==> job 7052: inputs <==
==> flow/design.v (excerpt) <==
module fmad_fp32
  (
   input         clk,
   input         reset,
   input         req,
   input [31:0]  x,
   input [31:0]  y,
   input [31:0]  z,
   output [31:0] rslt,
   output [4:0]  flag
   );
clock: 9.91 ns
lec_check: 0
abc_area: 1
cap_margin: 15
core_margin: 2
core_utilization: 72
cts_cluster_diameter: 319
cts_cluster_size: 98
place_density: 0.86
slew_margin: 20
tns_end_percent: 10
run.sh (not shown) runs the stock make flow with config.mk's settings and CLKGATE_MAP_FILE=.
==> job 1466: changes against job 7052 <==
--- a/flow/config.mk
+++ b/flow/config.mk
@@ -10,7 +10,5 @@
 export CORE_MARGIN = 2
 export CORE_UTILIZATION = 72
-export CTS_CLUSTER_DIAMETER = 319
-export CTS_CLUSTER_SIZE = 98
-export PLACE_DENSITY = 0.86
+export CTS_CLUSTER_DIAMETER = 209
+export CTS_CLUSTER_SIZE = 17
 export SLEW_MARGIN = 20
-export TNS_END_PERCENT = 10
==> flow/constraint.sdc (replaced) <==
create_clock -name core_clock -period 13.6 [get_ports {clk}]
set_input_delay 2.7200 -clock core_clock [delete_from_list [all_inputs] [get_ports {clk}]]
set_output_delay 2.7200 -clock core_clock [all_outputs]
set_load 0.01 [all_outputs]
==> impl_metrics.yaml <==
# implementation run metrics
synth:
  synth-async-reset-ratio_pct: 0
  syn_nets: 8371
  yosys.stat.chipArea_sq_um: 51800
  syn-instance-count: 7702
final_layout:
  nonClockBufferCount: 378
global_route:
  gr-usage-met2_pct: 79.0
  gr-usage-all-layers_pct: 53.0
  gr_overflow_total: 0
  met3_usage_pct: 15.7
  gr-usage-met1_pct: 60.2
placed_design:
  dpl.hpwl_mm: 157
  dpl-instance-area_sq_um: 54100
  placement.setup.worst_slack_ns: -0.361
  placed_cells: 8518
outcome:
  status: "no timing/DRC/antenna violations"
clock_tree:
  cts_buffers: 23
  postCtsResizedCells: 8
  clk_pin_slew_ns: 0.09
  number_of_buffers_inserted_by_post_cts_setup_repair: 0
drt:
  ant_nets: 0
final_timing:
  max_freq_mhz: 76.4
(the above is from job 1466)
==> impl_metrics.yaml <==
# flow metrics
synth:
  syn-instance-count: 7702
  yosys.stat.chipArea_sq_um: 51800
  synth-async-reset-ratio_pct: 0
outcome:
  error_line: "[ERROR GRT-0116] Global routing finished with congestion. Check the congestion regions in the DRC Viewer."
  status: "did not finish"
  stop_stage: "5_1_grt"
global_route:
  gr-usage-met2_pct: 98.7
  met3_usage_pct: 71.6
  gr-usage-all-layers_pct: 84.4
clock_tree:
  cts_buffers: 7
  number_of_buffers_inserted_by_post_cts_setup_repair: 182
placed_design:
  placed_cells: 9639
  dpl-instance-area_sq_um: 63300
(the above is from job 7052)


==> garnet <==
Starting RTL as in the previous note.
clock: 2.09 ns
lec_check: 0
abc_area: 1
cap_margin: 40
core_aspect_ratio: 1.34
core_margin: 2
core_utilization: 72
cts_cluster_size: 10
place_density: 0.38
setup_slack_margin: 0.59
slew_margin: 20
==> fjord: changes against garnet <==
- ABC_AREA: 1 -> default
- CAP_MARGIN: 40 -> 15
- CORE_ASPECT_RATIO: 1.34 -> default
- CTS_CLUSTER_SIZE: 10 -> 40
- PLACE_DENSITY: 0.38 -> default
- SETUP_SLACK_MARGIN: 0.59 -> default
==> flow/constraint.sdc (replaced) <==
create_clock -name core_clock -period 13.6 [get_ports {clk}]
set_input_delay 2.7200 -clock core_clock [delete_from_list [all_inputs] [get_ports {clk}]]
set_output_delay 2.7200 -clock core_clock [all_outputs]
set_load 0.01 [all_outputs]
==> comparison <==
- garnet did not get past 3_5_place_dp (DPL-0038). fjord completed and failed the layout checks on negative setup slack.
- Against fjord, the die size of garnet is lower by about 0.8%.
- Of fjord and garnet, fjord has the higher synthesized area (gap 0.88%, measured against garnet).
- Of fjord and garnet, garnet has the higher synthesized cell count (gap 15%, measured against garnet).


==> run a <==
fmad_fp32 again, from the RTL that the note above started with.
==> flow/config.mk <==
export PLATFORM = sky130hd
export DESIGN_NAME = fmad_fp32
export DESIGN_NICKNAME = fmad_fp32
export VERILOG_FILES = /design/flow/design.v
export SDC_FILE = /design/flow/constraint.sdc
export NUM_CORES = 4
export LEC_CHECK = 0
export ABC_AREA = 1
export CAP_MARGIN = 20
export CORE_ASPECT_RATIO = 1.34
export CORE_MARGIN = 2
export CORE_UTILIZATION = 72
export CTS_CLUSTER_SIZE = 10
export SETUP_SLACK_MARGIN = 0.59
export SLEW_MARGIN = 20
==> flow/constraint.sdc <==
create_clock -name core_clock -period 2.09 [get_ports {clk}]
set_input_delay 0.4180 -clock core_clock [delete_from_list [all_inputs] [get_ports {clk}]]
set_output_delay 0.4180 -clock core_clock [all_outputs]
set_load 0.01 [all_outputs]
==> inputs of run b, as changes to run a <==
==> flow/config.mk (replaced) <==
export PLATFORM = sky130hd
export DESIGN_NAME = fmad_fp32
export DESIGN_NICKNAME = fmad_fp32
export VERILOG_FILES = /design/flow/design.v
export SDC_FILE = /design/flow/constraint.sdc
export NUM_CORES = 4
export LEC_CHECK = 0
export ABC_AREA = 1
export CAP_MARGIN = 15
export CORE_ASPECT_RATIO = 0.5
export CORE_MARGIN = 2
export CORE_UTILIZATION = 72
export CTS_CLUSTER_DIAMETER = 201
export CTS_CLUSTER_SIZE = 72
export SETUP_SLACK_MARGIN = 3.18
export SLEW_MARGIN = 20
==> flow/constraint.sdc (replaced) <==
create_clock -name core_clock -period 11.0 [get_ports {clk}]
set_input_delay 2.2000 -clock core_clock [delete_from_list [all_inputs] [get_ports {clk}]]
set_output_delay 2.2000 -clock core_clock [all_outputs]
set_load 0.01 [all_outputs]
==> inputs of run c, as changes to run a <==
==> flow/config.mk (replaced) <==
export PLATFORM = sky130hd
export DESIGN_NAME = fmad_fp32
export DESIGN_NICKNAME = fmad_fp32
export VERILOG_FILES = /design/flow/design.v
export SDC_FILE = /design/flow/constraint.sdc
export NUM_CORES = 4
export LEC_CHECK = 0
export CAP_MARGIN = 20
export CORE_MARGIN = 2
export CORE_UTILIZATION = 65
export SLEW_MARGIN = 20
==> flow/constraint.sdc (replaced) <==
create_clock -name core_clock -period 13.6 [get_ports {clk}]
set_input_delay 2.7200 -clock core_clock [delete_from_list [all_inputs] [get_ports {clk}]]
set_output_delay 2.7200 -clock core_clock [all_outputs]
set_load 0.01 [all_outputs]
==> run_results.csv <==
group,metric,value,unit
run_status,outcome,"did not finish",
run_status,error,"[ERROR DPL-0038] Utilization greater than 100%, impossible to legalize",
place,gp_congestion,1.274,
synth,floorplan.nets,8371,
synth,ys_chip_area,0.05183,mm²
run_status,lastStage,"detailed placement (3_5_place_dp)",
Source of the figures above: run a

==> run_results.csv <==
group,metric,value,unit
final_layout,comb.multi_input.count,5319,
run_status,checkFailReasons,"negative setup slack",
synth,ys_chip_area,0.05229,mm²
final_timing,setup_viol,16,
final_timing,skew,0.04053,ns
run_status,outcome,"failed layout checks",
synth,floorplan.nets,7197,
synth,yosys_warnings,28,
cts,htreeDepth,2,
final_timing,setup_slack,-1.946,ns
place,gp_congestion,1.039,
Source of the figures above: run c

==> run_results.csv <==
group,metric,value,unit
synth,avgSynthCellArea,6.730,µm²
run_status,error,"[ERROR GRT-0116] Global routing finished with congestion. Check the congestion regions in the DRC Viewer.",
run_status,lastStage,"global routing (5_1_grt)",
run_status,outcome,"did not finish",
place,gp_congestion,1.247,
synth,floorplan.nets,8371,
synth,ys_chip_area,0.05183,mm²
Source of the figures above: run b

